Setup of alpha:
==> flow/design.v (excerpt) <==
module cpu(
	input clk,rst,
	output [9:0] instr_Addr,
	input [15:0] instr,
	output reg [8:0] data_Addr,
	output reg [15:0] write_data,
	input [15:0] read_data,
	output write_enable
    );
For scale: ~240 flip-flops, about 0.077 sq mm of cells after synthesis.
clock: 157.0 ns
lec_check: 0
cap_margin: 20
core_margin: 2
core_utilization: 58
slew_margin: 20
run.sh (not shown) runs the stock make flow with config.mk's settings and CLKGATE_MAP_FILE=.
Although it ran to completion, alpha produced a layout that fails the final checks because of max-capacitance violations, max-slew violations, negative setup slack.
### alpha -> beta
Settings: a change of CORE_UTILIZATION from 58 to 72; an added HOLD_SLACK_MARGIN of 0.29; an added CTS_CLUSTER_SIZE of 22; an added ABC_AREA of 1; an added CTS_CLUSTER_DIAMETER of 340; a change of the clock period (ns, I/O delays scaled along) from 157.0 to 111.0.
- beta: GRT-0232 in 5_1_grt -> run aborted
- Taking alpha as the reference, in beta chip area estimate from yosys synthesis up 0.0025 sq mm, sum of net half-perimeters after detailed placement saw a decrease, yosys cell count higher, area fraction in full adders, half adders and majority gates now smaller.
- Higher share of synthesized area spent on multiplexers was reported by alpha, not beta.
Changes in gamma relative to beta:
Settings: CTS_CLUSTER_DIAMETER no longer set, was 340; CTS_CLUSTER_SIZE no longer set, was 22; CORE_UTILIZATION now 40, was 72; HOLD_SLACK_MARGIN no longer set, was 0.29; ABC_AREA no longer set, was 1; the clock period (ns, I/O delays scaled along) now 165.0, was 111.0.
Notes after the runs:
gamma: all stages complete, timing, DRC and antenna checks passed
Worst setup slack after placement in gamma vs beta: up 11.40 ns
gamma vs. beta: sequential element share of the synthesized area moved up, cell area after technology mapping moved down, number of instances in the placed design moved down, share of synthesized area spent on multiplexers moved up, post-cts resize count moved down.
Comparing post-synthesis cell type count for gamma and beta, the smaller number came from beta.
The higher number of setup buffers added after CTS of gamma and beta is in beta.
Looking at placed wire-length estimate after detailed placement, gamma sits about 13% higher than beta does.
Mean cell area of the mapped netlist (lower): beta
#### Input delta (delta over gamma)
Settings: CAP_MARGIN now 15, was 20; GPL_TIMING_DRIVEN now 1, previously not set; CORE_UTILIZATION now 72, was 40; SETUP_SLACK_MARGIN now -1.34, previously not set; CORE_ASPECT_RATIO now 1.2, previously not set; CTS_CLUSTER_DIAMETER now 198, previously not set; MIN_ROUTING_LAYER now met1, previously not set; the clock period (ns, I/O delays scaled along) now 116.0, was 165.0.
==> comparison <==
As the logs show, delta stopped at 5_1_grt after a tool error, so it never reached the end of the flow.
delta -> gamma: synthesized chip area reported by yosys flat
delta against gamma: area fraction in and, or, nand and nor cells comparable, overall die height now smaller.

========
== quartz ==
cpu again, from the RTL that the note above started with.
clock: 111.0 ns
lec_check: 0
abc_area: 1
cap_margin: 5
core_aspect_ratio: 1.17
core_margin: 2
core_utilization: 65
cts_cluster_diameter: 304
cts_cluster_size: 95
place_density: 0.38
slew_margin: 20
tns_end_percent: 10
quartz terminated abnormally: 5_1_grt reported GRT-0232.
### quartz -> zinc
Settings: CTS_CLUSTER_SIZE no longer set, was 95; CTS_CLUSTER_DIAMETER no longer set, was 304; CORE_UTILIZATION now 30, was 65; ABC_AREA no longer set, was 1; PLACE_DENSITY no longer set, was 0.38; TNS_END_PERCENT no longer set, was 10; CAP_MARGIN now 20, was 5; CORE_ASPECT_RATIO no longer set, was 1.17; the clock period (ns, I/O delays scaled along) now 164.0, was 111.0.
Notes after the runs:
zinc closes out successfully: all stages finished, all timing, DRC and antenna checks passed. Summary of zinc over quartz: global placement routability congestion shrank by 0.14, synthesized cell count lower, worst setup slack before clock tree synthesis increased 11.96 ns, area after synthesis saw a decrease. Going from quartz to zinc, proportion of synthesized area in mux cells grows by 4.0 points. The die extent in x in quartz is 0.64 times that in zinc.
Modified inputs, maple compared to zinc
Settings: CORE_UTILIZATION now 70, was 30; ABC_AREA now 1, previously not set; CTS_CLUSTER_SIZE now 22, previously not set; CTS_CLUSTER_DIAMETER now 340, previously not set; CAP_MARGIN now 40, was 20; the clock period (ns, I/O delays scaled along) now 110.0, was 164.0.
==> comparison <==
- zinc ended with every stage complete and zero timing, DRC or antenna violations.
- maple failed in 5_1_grt with GRT-0116.
- Looking at post-synthesis cell count, maple sits about 17% above zinc.
- Chip area in the Yosys report (maple vs. zinc) increases by a few percent
- Compared to zinc, maple was floorplanned on a smaller die.
- Of the two candidates, zinc has the better cell area after synthesis and maple the worse one.
- zinc and maple ended up with nearly the same xor/xnor cell area share of the yosys netlist.
What lagoon does differently from maple at the input level:
Settings: clearing ABC_AREA, which used to be 1; clearing CTS_CLUSTER_SIZE, which used to be 22; swapping 70 for 58 in CORE_UTILIZATION; swapping 40 for 20 in CAP_MARGIN; clearing CTS_CLUSTER_DIAMETER, which used to be 340; swapping 110.0 for 135.0 in the clock period (ns, I/O delays scaled along).
[summary]
- lagoon did not run to completion, as it errored out during 5_1_grt.
- X dimension of the die delta for lagoon relative to maple: about 8% higher
- Placed cell count: lagoon < maple
- Going from maple to lagoon, the die size was found to have gone up by 0.019 mm^2.
- On lagoon: clock buffer count from CTS is 13 higher than what maple gave.
- Cmp lagoon and maple / yosys-reported design area after synthesis / higher: maple
- Cell count listed in synth_stat.txt: lagoon and maple compared, lower one is lagoon
- Multiplexer share of the synthesized area, lagoon and maple: smaller value in maple
- Side by side, area of the mapped netlist turned out lower in lagoon than in maple.
- Last weighted congestion value of the routability-driven placer (maple / lagoon): 1.17

========
Starting RTL as in the previous note.
Design cpu, start of the top module:
module cpu(
	input clk,rst,
	output [9:0] instr_Addr,
	input [15:0] instr,
	output reg [8:0] data_Addr,
	output reg [15:0] write_data,
	input [15:0] read_data,
	output write_enable
    );
==> flow/config.mk <==
export PLATFORM = sky130hd
export DESIGN_NAME = cpu
export DESIGN_NICKNAME = cpu
export VERILOG_FILES = /design/flow/design.v
export SDC_FILE = /design/flow/constraint.sdc
export NUM_CORES = 4
export LEC_CHECK = 0
export ABC_AREA = 1
export CAP_MARGIN = 5
export CORE_MARGIN = 2
export CORE_UTILIZATION = 71
export CTS_CLUSTER_DIAMETER = 279
export CTS_CLUSTER_SIZE = 95
export PLACE_DENSITY = 0.37
export SLEW_MARGIN = 20
==> flow/constraint.sdc <==
create_clock -name core_clock -period 117.0 [get_ports {clk}]
set_input_delay 23.4000 -clock core_clock [delete_from_list [all_inputs] [get_ports {clk}]]
set_output_delay 23.4000 -clock core_clock [all_outputs]
set_load 0.01 [all_outputs]
The first run aborted during global routing.
Then changed:
==> flow/config.mk (replaced) <==
export PLATFORM = sky130hd
export DESIGN_NAME = cpu
export DESIGN_NICKNAME = cpu
export VERILOG_FILES = /design/flow/design.v
export SDC_FILE = /design/flow/constraint.sdc
export NUM_CORES = 4
export LEC_CHECK = 0
export CAP_MARGIN = 20
export CORE_MARGIN = 2
export CORE_UTILIZATION = 58
export SLEW_MARGIN = 20
export TNS_END_PERCENT = 5
==> flow/constraint.sdc (replaced) <==
create_clock -name core_clock -period 157.0 [get_ports {clk}]
set_input_delay 31.4000 -clock core_clock [delete_from_list [all_inputs] [get_ports {clk}]]
set_output_delay 31.4000 -clock core_clock [all_outputs]
set_load 0.01 [all_outputs]
Outcome: Now the flow finished with setup timing left; die area rises by 18%; area after synthesis falls by 3.1%; synthesized cell count falls by 15%.
Then changed:
--- a/flow/config.mk
+++ b/flow/config.mk
@@ -6,7 +6,11 @@
 export NUM_CORES = 4
 export LEC_CHECK = 0
-export CAP_MARGIN = 20
+export CAP_MARGIN = 15
+export CORE_ASPECT_RATIO = 1.2
 export CORE_MARGIN = 2
 export CORE_UTILIZATION = 58
+export CTS_CLUSTER_DIAMETER = 153
+export GPL_TIMING_DRIVEN = 1
+export MIN_ROUTING_LAYER = met1
+export SETUP_SLACK_MARGIN = -1.34
 export SLEW_MARGIN = 20
-export TNS_END_PERCENT = 5
==> flow/constraint.sdc (replaced) <==
create_clock -name core_clock -period 100.0 [get_ports {clk}]
set_input_delay 20.0000 -clock core_clock [delete_from_list [all_inputs] [get_ports {clk}]]
set_output_delay 20.0000 -clock core_clock [all_outputs]
set_load 0.01 [all_outputs]
The new run completed and failed the layout checks on setup timing.
Hold slack improved by 0.0051 ns.
Wire length went up by roughly a tenth.
Setup slack got worse by 33 ns.
Then changed:
--- a/flow/config.mk
+++ b/flow/config.mk
@@ -9,8 +9,10 @@
 export CORE_ASPECT_RATIO = 1.2
 export CORE_MARGIN = 2
-export CORE_UTILIZATION = 58
-export CTS_CLUSTER_DIAMETER = 153
+export CORE_UTILIZATION = 72
+export CTS_CLUSTER_DIAMETER = 45
 export GPL_TIMING_DRIVEN = 1
 export MIN_ROUTING_LAYER = met1
+export PLACE_DENSITY_LB_ADDON = 0.25
 export SETUP_SLACK_MARGIN = -1.34
 export SLEW_MARGIN = 20
+export TNS_END_PERCENT = 5
==> flow/constraint.sdc (replaced) <==
create_clock -name core_clock -period 110.0 [get_ports {clk}]
set_input_delay 22.0000 -clock core_clock [delete_from_list [all_inputs] [get_ports {clk}]]
set_output_delay 22.0000 -clock core_clock [all_outputs]
set_load 0.01 [all_outputs]
Outcome: The new run died in global routing on GRT-0116; area after synthesis stays the same; synthesized cell count does not change; die size fell by 19%.
Then changed:
==> flow/config.mk (replaced) <==
export PLATFORM = sky130hd
export DESIGN_NAME = cpu
export DESIGN_NICKNAME = cpu
export VERILOG_FILES = /design/flow/design.v
export SDC_FILE = /design/flow/constraint.sdc
export NUM_CORES = 4
export LEC_CHECK = 0
export ABC_AREA = 1
export CAP_MARGIN = 20
export CORE_MARGIN = 2
export CORE_UTILIZATION = 57
export PLACE_DENSITY_LB_ADDON = 0.0
export SLEW_MARGIN = 20
==> flow/constraint.sdc (replaced) <==
create_clock -name core_clock -period 237.0 [get_ports {clk}]
set_input_delay 47.4000 -clock core_clock [delete_from_list [all_inputs] [get_ports {clk}]]
set_output_delay 47.4000 -clock core_clock [all_outputs]
set_load 0.01 [all_outputs]
After rerunning:
- With this change the flow ran to the end with no violations
- die area increases by a quarter to a third
- synthesized area increases by a few percent
- synthesized cell count came out higher by about a fifth

========
cpu again, from the RTL that the note above started with.
export LEC_CHECK = 0
export ABC_AREA = 1
export CAP_MARGIN = 5
export CORE_ASPECT_RATIO = 1.17
export CORE_MARGIN = 2
export CORE_UTILIZATION = 69
export CTS_CLUSTER_DIAMETER = 304
export CTS_CLUSTER_SIZE = 95
export PLACE_DENSITY = 0.38
export SLEW_MARGIN = 20
export TNS_END_PERCENT = 10
create_clock -name core_clock -period 112.0 [get_ports {clk}]
The starting point aborted during global routing with GRT-0232.
Rerun with:
CAP_MARGIN = 20   (was 5)
CORE_ASPECT_RATIO = unset   (was 1.17)
CORE_UTILIZATION = 57   (was 69)
CTS_CLUSTER_DIAMETER = 225   (was 304)
CTS_CLUSTER_SIZE = 98   (was 95)
PLACE_DENSITY = unset   (was 0.38)
PLACE_DENSITY_LB_ADDON = 0.0   (was unset)
TNS_END_PERCENT = unset   (was 10)
clock period = 114.0 ns   (was 112.0 ns; I/O delays follow)
What happened:
- The new run aborted during global routing, error GRT-0232
- synthesized cell count is unchanged
- area after synthesis stays the same
- die size climbs by 21%
Rerun with:
ABC_AREA = unset   (was 1)
CORE_UTILIZATION = 67   (was 57)
CTS_CLUSTER_DIAMETER = unset   (was 225)
CTS_CLUSTER_SIZE = unset   (was 98)
HOLD_SLACK_MARGIN = 0.3   (was unset)
MAX_ROUTING_LAYER = met4   (was unset)
PLACE_DENSITY_LB_ADDON = unset   (was 0.0)
TNS_END_PERCENT = 5   (was unset)
clock period = 154.0 ns   (was 114.0 ns; I/O delays follow)
Effect:
- The changed run ended with an error in global routing
- die area goes down by 17%
- synthesized cell count goes down by 15%
- area after synthesis goes down by 3.1%
Rerun with:
CELL_PAD_IN_SITES_GLOBAL_PLACEMENT = 1   (was unset)
CORE_ASPECT_RATIO = 1.88   (was unset)
CORE_MARGIN = 6   (was 2)
CORE_UTILIZATION = 50   (was 67)
GPL_TIMING_DRIVEN = 1   (was unset)
HOLD_SLACK_MARGIN = unset   (was 0.3)
SETUP_SLACK_MARGIN = 5.0   (was unset)
TNS_END_PERCENT = 70   (was 5)
clock period = 212.0 ns   (was 154.0 ns; I/O delays follow)
The new run produced a clean layout.
Area after synthesis does not change.
Die area came out higher by 39%.
Synthesized cell count does not change.
Rerun with:
ABC_AREA = 1   (was unset)
CELL_PAD_IN_SITES_GLOBAL_PLACEMENT = 3   (was 1)
CORE_ASPECT_RATIO = 0.96   (was 1.88)
CORE_UTILIZATION = 53   (was 50)
CTS_CLUSTER_DIAMETER = 366   (was unset)
HOLD_SLACK_MARGIN = 0.16   (was unset)
MAX_ROUTING_LAYER = unset   (was met4)
SETUP_SLACK_MARGIN = unset   (was 5.0)
SLEW_MARGIN = 25   (was 20)
TNS_END_PERCENT = unset   (was 70)
clock period = 162.0 ns   (was 212.0 ns; I/O delays follow)
- The changed run did not get past global placement without I/O (GPL-0301)
- synthesized cell count climbs by 17%
- die area fell by 2.8%
- area after synthesis climbs by 3.2%
Rerun with:
ABC_AREA = unset   (was 1)
CAP_MARGIN = 40   (was 20)
CELL_PAD_IN_SITES_GLOBAL_PLACEMENT = unset   (was 3)
CORE_ASPECT_RATIO = 1.2   (was 0.96)
CORE_MARGIN = 2   (was 6)
CORE_UTILIZATION = 23   (was 53)
CTS_CLUSTER_DIAMETER = 153   (was 366)
CTS_CLUSTER_SIZE = 23   (was unset)
MIN_ROUTING_LAYER = met1   (was unset)
PLACE_DENSITY = 0.57   (was unset)
SLEW_MARGIN = 20   (was 25)
clock period = 164.0 ns   (was 162.0 ns; I/O delays follow)
What happened: The changed run went through all stages and came out clean. Die area climbs by 110%. Synthesized cell count drops by 15%. Area after synthesis drops by about 3%.

========
Setup of JK:
cpu again, from the RTL that the note above started with.
make LEC_CHECK=0 CAP_MARGIN=15 CORE_ASPECT_RATIO=1.2 CORE_MARGIN=2 CORE_UTILIZATION=72 CTS_CLUSTER_DIAMETER=45 CTS_CLUSTER_SIZE=33 GPL_TIMING_DRIVEN=1 MIN_ROUTING_LAYER=met1 SETUP_SLACK_MARGIN=-1.34 SLEW_MARGIN=20 TNS_END_PERCENT=5 finish   # period 110.0 ns
JK never completed, since it errored out during 5_1_grt.
The inputs of TR differ from those of JK as listed below.
- TNS_END_PERCENT no longer set, was 5
- CTS_CLUSTER_DIAMETER now 153, was 45
- CTS_CLUSTER_SIZE no longer set, was 33
- SETUP_SLACK_MARGIN now 2.08, was -1.34
- PLACE_DENSITY_LB_ADDON now 0.11, previously not set
- CORE_UTILIZATION now 23, was 72
- the clock period (ns, I/O delays scaled along) now 164.0, was 110.0
## What came out
TR finished every step from synthesis to the final layout, and the layout passed the timing, design-rule and antenna checks. Diff JK -> TR: die area up 230000 um^2, y dimension of the die higher, area of the core rose by about 210%.

========
Starting RTL as in the previous note.
make LEC_CHECK=0 ABC_AREA=0 CAP_MARGIN=20 CELL_PAD_IN_SITES_DETAIL_PLACEMENT=1 CORE_MARGIN=2 CORE_UTILIZATION=54 CTS_CLUSTER_DIAMETER=228 GPL_ROUTABILITY_DRIVEN=1 GPL_TIMING_DRIVEN=0 HOLD_SLACK_MARGIN=0.17 MAX_ROUTING_LAYER=met4 MIN_ROUTING_LAYER=met2 PLACE_DENSITY_LB_ADDON=0.12 SLEW_MARGIN=20 TNS_END_PERCENT=75 finish   # period 165.0 ns
The baseline aborted during global routing on GRT-0116.
==> next run, changes <==
- ABC_AREA: 0 -> 1
- CORE_UTILIZATION: 54 -> 40
- GPL_ROUTABILITY_DRIVEN: 1 -> 0
=> The changed run did not get past global routing with GRT-0116; synthesized area rose by a few percent; die size increases by well over a third; synthesized cell count increases by about a fifth.
